north:
==> flow/design.v <==
module ALU (a,b,ctrl,res,R15,res_we,R15_we);
	input signed [15:0] a,b;
	input [3:0] ctrl;
	output reg signed [15:0] res;
	output reg signed [15:0] R15;
	output reg res_we, R15_we;
	always@(*)begin
		res = 16'sd0;
		R15 = 16'sd0;
		res_we = 1'b1;
		R15_we = 1'b0;
		case(ctrl)
			3'b000: begin
						res = a + b;
					end
			3'b001: begin
						res = a - b;
					end
			3'b010: begin
						{R15,res} = a * b;
						R15_we = 1'b1;
					end
			3'b011: begin
						R15_we = 1'b1;
						if (b == 16'sd0) begin
							res = -16'sd1;
							R15 = a;
						end
						else begin
							res = a / b;
							R15 = a % b;
						end
					end
			3'b100: begin
						res = a & b;
					end
			3'b101: begin
						res = a | b;
					end
			default: begin
						res_we = 1'b0;
					end
		endcase
	end
endmodule
module alu16(clk, rst, a, b, ctrl, res, R15);
	input clk, rst;
	input [15:0] a, b;
	input [3:0] ctrl;
	output reg [15:0] res;
	output reg [15:0] R15;
	wire [15:0] alu_res, alu_R15;
	wire res_we, R15_we;
	ALU u_alu(.a(a), .b(b), .ctrl(ctrl), .res(alu_res), .R15(alu_R15), .res_we(res_we), .R15_we(R15_we));
	always @(posedge clk, negedge rst) begin
		if (~rst) begin
			res <= 16'h0000;
			R15 <= 16'h0000;
		end
		else begin
			if (res_we)
				res <= alu_res;
			if (R15_we)
				R15 <= alu_R15;
		end
	end
endmodule
clock: 12.6 ns
lec_check: 0
cap_margin: 0
core_margin: 2
core_utilization: 64
cts_cluster_diameter: 81
cts_cluster_size: 29
hold_slack_margin: 0.29
setup_slack_margin: 1.0
slew_margin: 20
run.sh (not shown) runs the stock make flow with config.mk's settings and CLKGATE_MAP_FILE=.
north failed in global routing (5_1_grt) with GRT-0116.
Input changes introduced in south (baseline for comparison: north):
- SETUP_SLACK_MARGIN changed from 1.0 to 5.0
- CORE_UTILIZATION changed from 64 to 65
- CTS_CLUSTER_DIAMETER changed from 81 to 28
- CTS_CLUSTER_SIZE removed (was 29)
- CAP_MARGIN changed from 0 to 20
- HOLD_SLACK_MARGIN removed (was 0.29)
- the clock period (ns, I/O delays scaled along) changed from 12.6 to 40.0
## What came out
- Across north and south, a clean result was obtained everywhere but in north.
- north | ERROR | global routing (5_1_grt)
- Against north, south reports a die area that is lower.
- Placed wire-length estimate after detailed placement, north and south: smaller value in south
- Taking north as the reference, in south number of placed cells counting well taps now sits lower, pre-CTS worst setup slack now sits higher, core utilization before placement now sits higher.
- The final reports for south and north show placement-stage cell area lower in the former.
- When the final numbers for north and south were put side by side, the setup fix buffers added after clock tree synthesis turned out to be smaller in north.
- Of north and south, north shows the higher die height, with south below it.
Changes in east relative to south:
- changing CTS_CLUSTER_DIAMETER from 28 to 24
- setting TNS_END_PERCENT to 5 for the first time
Findings:
- east finished every stage and its layout cleared the timing, design-rule and antenna checks.
- east can be clocked faster than south.
- east vs south — number of logic stages on the critical path including buffering dropped by a little under 10%
- Wire length of the first global-routing pass (east over south): decrease, about 1.8%
- Re via count of the first global-routing pass: south and east aren't equal, and the lower value belongs to east.
- Changes observed in east relative to south: first-pass iteration count of the detailed router lost 3; number of inserted filler cells in the final layout now larger.
- Comparing south and east, the lower clock group share of total power is on south.
- The cell area in east is 0.948 times that in south.
- In terms of worst-case hold slack, south and east differ only marginally.
- Chip height: east vs south, no meaningful difference

* * *

## run 1
// alu16: RTL as listed in full above, without the edits since
==> flow/config.mk <==
export PLATFORM = sky130hd
export DESIGN_NAME = alu16
export DESIGN_NICKNAME = alu16
export VERILOG_FILES = /design/flow/design.v
export SDC_FILE = /design/flow/constraint.sdc
export NUM_CORES = 4
export LEC_CHECK = 0
export CAP_MARGIN = 20
export CORE_MARGIN = 2
export CORE_UTILIZATION = 40
export SETUP_SLACK_MARGIN = 1.0
export SLEW_MARGIN = 20
==> flow/constraint.sdc <==
create_clock -name core_clock -period 38.7 [get_ports {clk}]
set_input_delay 7.7400 -clock core_clock [delete_from_list [all_inputs] [get_ports {clk}]]
set_output_delay 7.7400 -clock core_clock [all_outputs]
set_load 0.01 [all_outputs]
The final layout from run 1, which completed every stage, passed the timing, design-rule and antenna checks at the end of the flow.
Relative to run 1, the following input files were edited for run 2:
# run 1
export LEC_CHECK = 0
export CAP_MARGIN = 20
export CORE_MARGIN = 2
export CORE_UTILIZATION = 40
export SETUP_SLACK_MARGIN = 1.0
export SLEW_MARGIN = 20
create_clock -name core_clock -period 38.7 [get_ports {clk}]
# run 2
export LEC_CHECK = 0
export CAP_MARGIN = 20
export CORE_MARGIN = 2
export CORE_UTILIZATION = 57
export GPL_TIMING_DRIVEN = 0
export SETUP_SLACK_MARGIN = 1.0
export SLEW_MARGIN = 20
create_clock -name core_clock -period 40.0 [get_ports {clk}]
--- outcome ---
Non-clock buffer count grows by a little under 10% when moving from run 1 to run 2.
Area overhead of the layout relative to synthesis: run 2 vs run 1 down 0.43 points
Reported max-cap violation count: run 2 vs run 1 identical
On proportion of power drawn by combinational gates, run 2 and run 1 are basically level.
The standard cells in run 2 occupy less silicon area than those in run 1 do.
Re worst setup slack: run 2 is 0.25 ns down on run 1.
Looking at clock network power consumption, run 2 sits about 2% above run 1.
As far as combined flip-flop and latch cell area goes, run 1 and run 2 are indistinguishable; the numbers are identical.
Diff run 1 -> run 2 | detail-routed net length per standard cell | increase of 1.6%
> inputs changed (run 2 -> run 3)
# run 2
export LEC_CHECK = 0
export CAP_MARGIN = 20
export CORE_MARGIN = 2
export CORE_UTILIZATION = 57
export GPL_TIMING_DRIVEN = 0
export SETUP_SLACK_MARGIN = 1.0
export SLEW_MARGIN = 20
create_clock -name core_clock -period 40.0 [get_ports {clk}]
# run 3
export LEC_CHECK = 0
export ABC_AREA = 1
export CAP_MARGIN = 20
export CORE_MARGIN = 9
export CORE_UTILIZATION = 58
export CTS_CLUSTER_DIAMETER = 304
export CTS_CLUSTER_SIZE = 93
export SLEW_MARGIN = 20
export TNS_END_PERCENT = 15
create_clock -name core_clock -period 40.0 [get_ports {clk}]
==> comparison <==
Diff run 3 and run 2: combinational share of power lower in run 3. Per the comparison of run 3 with run 2, power went down; end-of-flow core utilization went down; wire length of the first global-routing pass went down; weighted congestion reported at the end of routability-driven placement went down; fraction of power spent switching nets went up. Post-layout minimum cycle time on run 3 is down relative to run 2.
Inputs modified between run 3 and run 4:
# run 3
export LEC_CHECK = 0
export ABC_AREA = 1
export CAP_MARGIN = 20
export CORE_MARGIN = 9
export CORE_UTILIZATION = 58
export CTS_CLUSTER_DIAMETER = 304
export CTS_CLUSTER_SIZE = 93
export SLEW_MARGIN = 20
export TNS_END_PERCENT = 15
create_clock -name core_clock -period 40.0 [get_ports {clk}]
# run 4
export LEC_CHECK = 0
export CAP_MARGIN = 20
export CORE_MARGIN = 2
export CORE_UTILIZATION = 71
export PLACE_DENSITY_LB_ADDON = 0.0
export SETUP_SLACK_MARGIN = 5.0
export SLEW_MARGIN = 20
export TNS_END_PERCENT = 5
create_clock -name core_clock -period 40.0 [get_ports {clk}]
==> results <==
Run 4 did not run to completion, as it errored out during global routing.
Max share of synthesized cell area in and, or, nand and nor gates across run 3 and run 4: run 3
Comparing run 3 and run 4, gate count of the mapped netlist is higher on run 3.
Post-synthesis share of cell area spent on full adders, half adders and majority gates in run 4 is 0.44 points above run 3.
Modified inputs, run 5 compared to run 4
# run 4
export LEC_CHECK = 0
export CAP_MARGIN = 20
export CORE_MARGIN = 2
export CORE_UTILIZATION = 71
export PLACE_DENSITY_LB_ADDON = 0.0
export SETUP_SLACK_MARGIN = 5.0
export SLEW_MARGIN = 20
export TNS_END_PERCENT = 5
create_clock -name core_clock -period 40.0 [get_ports {clk}]
# run 5
export LEC_CHECK = 0
export CAP_MARGIN = 20
export CORE_MARGIN = 2
export CORE_UTILIZATION = 40
export SETUP_SLACK_MARGIN = 1.0
export SLEW_MARGIN = 20
create_clock -name core_clock -period 40.0 [get_ports {clk}]
Notes after the runs:
Run 5: full flow OK, the timing, design-rule and antenna checks passed. Relative to run 4, the placed instance count of run 5 is higher by 415. Diff run 4 -> run 5: site row count increased about 32%; die outline height +59 um; area fraction in xor and xnor cells saw little to no change. Run 4 -> run 5: cell area reported after detailed placement increased slightly. Compared with run 4, run 5 degrades HPWL after detailed placement. In run 5, number of buffers added for setup after CTS is lower than in run 4. Diff run 4..run 5 | count of flip-flops with a built-in enable after synthesis | negligible. Between run 4 and run 5, the number of standard cells after synthesis does not differ in any meaningful way. Overall die area, run 5 vs run 4: up by more than half.
No activity file was given, so power comes from the tool's default toggle rates.
